## AHBPERIPH
module AHBPERIPH(
  input  wire        HCLK,
  input  wire        HRESETn,
  input  wire [31:0] HADDR,
  input  wire [1:0]  HTRANS,
  input  wire        HWRITE,
  input  wire [31:0] HWDATA,
  output wire [31:0] HRDATA,
  output wire        HREADY,
  input  wire        RsRx,
  output wire        RsTx,
  input  wire        capture_event,
  output wire        PWM_OUT,
  input  wire [15:0] GPIOIN,
  output wire [15:0] GPIOOUT,
  output wire [6:0]  seg,
  output wire        dp,
  output wire [3:0]  an,
  output wire        uart_irq,
  output wire        timer_irq,
  output wire        gpio_irq
);
  wire [3:0]  mux_sel;
  wire        hsel_uart, hsel_timer, hsel_gpio, hsel_7seg;
  wire [31:0] hrdata_uart, hrdata_timer, hrdata_gpio, hrdata_7seg;
  wire        hready_uart, hready_timer, hready_gpio, hready_7seg;
  AHBDCD uAHBDCD (
    .HADDR(HADDR),
    .HSEL_S0(),
    .HSEL_S1(),
    .HSEL_S2(hsel_uart),
    .HSEL_S3(hsel_timer),
    .HSEL_S4(hsel_gpio),
    .HSEL_S5(hsel_7seg),
    .HSEL_S6(),
    .HSEL_S7(),
    .HSEL_S8(),
    .HSEL_S9(),
    .HSEL_NOMAP(),
    .MUX_SEL(mux_sel)
  );
  AHBMUX uAHBMUX (
    .HCLK(HCLK),
    .HRESETn(HRESETn),
    .MUX_SEL(mux_sel),
    .HRDATA_S0(32'h0000_0000),
    .HRDATA_S1(32'h0000_0000),
    .HRDATA_S2(hrdata_uart),
    .HRDATA_S3(hrdata_timer),
    .HRDATA_S4(hrdata_gpio),
    .HRDATA_S5(hrdata_7seg),
    .HRDATA_S6(32'h0000_0000),
    .HRDATA_S7(32'h0000_0000),
    .HRDATA_S8(32'h0000_0000),
    .HRDATA_S9(32'h0000_0000),
    .HRDATA_NOMAP(32'hDEADBEEF),
    .HREADYOUT_S0(1'b1),
    .HREADYOUT_S1(1'b1),
    .HREADYOUT_S2(hready_uart),
    .HREADYOUT_S3(hready_timer),
    .HREADYOUT_S4(hready_gpio),
    .HREADYOUT_S5(hready_7seg),
    .HREADYOUT_S6(1'b1),
    .HREADYOUT_S7(1'b1),
    .HREADYOUT_S8(1'b1),
    .HREADYOUT_S9(1'b1),
    .HREADYOUT_NOMAP(1'b1),
    .HRDATA(HRDATA),
    .HREADY(HREADY)
  );
  AHBUART uAHBUART (
    .HCLK(HCLK),
    .HRESETn(HRESETn),
    .HADDR(HADDR),
    .HTRANS(HTRANS),
    .HWDATA(HWDATA),
    .HWRITE(HWRITE),
    .HREADY(HREADY),
    .HREADYOUT(hready_uart),
    .HRDATA(hrdata_uart),
    .HSEL(hsel_uart),
    .RsRx(RsRx),
    .RsTx(RsTx),
  ...
Size: roughly 4000 cells after synthesis, about 680 flip-flops, about 150 I/O pins, ~34000 um2 of cells after synthesis.
make LEC_CHECK=0 ABC_AREA=1 CAP_MARGIN=20 CELL_PAD_IN_SITES_DETAIL_PLACEMENT=0 CELL_PAD_IN_SITES_GLOBAL_PLACEMENT=3 CORE_MARGIN=4 CORE_UTILIZATION=21 CTS_CLUSTER_DIAMETER=247 GPL_ROUTABILITY_DRIVEN=1 HOLD_SLACK_MARGIN=0.07 PLACE_DENSITY_LB_ADDON=0.01 SLEW_MARGIN=20 TNS_END_PERCENT=75 finish   # period 11.6 ns
run.sh (not shown) runs the stock make flow with config.mk's settings and CLKGATE_MAP_FILE=.
Rerun with:
- ABC_AREA: 1 -> not set
- CELL_PAD_IN_SITES_DETAIL_PLACEMENT: 0 -> not set
- CELL_PAD_IN_SITES_GLOBAL_PLACEMENT: 3 -> not set
- CORE_MARGIN: 4 -> 2
- CORE_UTILIZATION: 21 -> 42
- CTS_CLUSTER_DIAMETER: 247 -> not set
- GPL_ROUTABILITY_DRIVEN: 1 -> not set
- HOLD_SLACK_MARGIN: 0.07 -> not set
- PLACE_DENSITY: not set -> 0.6
- PLACE_DENSITY_LB_ADDON: 0.01 -> not set
- TNS_END_PERCENT: 75 -> not set
- clock period: 11.6 -> 7.3 ns (I/O delays scaled with it)
Result:
- final cell count goes down by well over a third
- clock power goes up by well over a third
- wire length goes down by well over a third
- setup slack gets worse by 3.3 ns
Rerun with:
- CAP_MARGIN: 20 -> 15
- CORE_UTILIZATION: 42 -> 72
- CTS_CLUSTER_DIAMETER: not set -> 195
- MAX_ROUTING_LAYER: not set -> met4
- PLACE_DENSITY: 0.6 -> 0.37
- clock period: 7.3 -> 4.06 ns (I/O delays scaled with it)
=>
- The new run ran to the end with violations: setup timing
- total power climbs by 70%
- global-route usage went up by 16 points
- synthesized cell count stays the same
Rerun with:
- CTS_CLUSTER_DIAMETER: 195 -> not set
- CTS_CLUSTER_SIZE: not set -> 36
- MAX_ROUTING_LAYER: met4 -> not set
- PLACE_DENSITY: 0.37 -> not set
- SETUP_SLACK_MARGIN: not set -> 1.21
- clock period: 4.06 -> 4.11 ns (I/O delays scaled with it)
Result:
- Now the flow produced a clean layout
- area after synthesis does not change
- critical path depth stays the same
- clock skew climbs by 0.0040 ns
- synthesized cell count is unchanged
Rerun with:
- CAP_MARGIN: 15 -> 20
- CORE_UTILIZATION: 72 -> 52
- CTS_CLUSTER_SIZE: 36 -> not set
- PLACE_DENSITY: not set -> 0.6
- SETUP_SLACK_MARGIN: 1.21 -> not set
- clock period: 4.11 -> 9.41 ns (I/O delays scaled with it)
=> Setup slack improved by 2.9 ns; worst hold slack improved by 0.18 ns; global-route usage decreases by 14 points; wire length decreases by 17%.
Rerun with:
- CORE_UTILIZATION: 52 -> 40
- HOLD_SLACK_MARGIN: not set -> 0.26
- MIN_ROUTING_LAYER: not set -> met2
- PLACE_DENSITY: 0.6 -> not set
- clock period: 9.41 -> 10.0 ns (I/O delays scaled with it)
What happened:
- utilization goes down by 14 points
- worst hold slack is worse by 0.0053 ns
- sequential power came out lower by a few percent
- critical path depth went down by 1
No activity file was given, so power comes from the tool's default toggle rates.
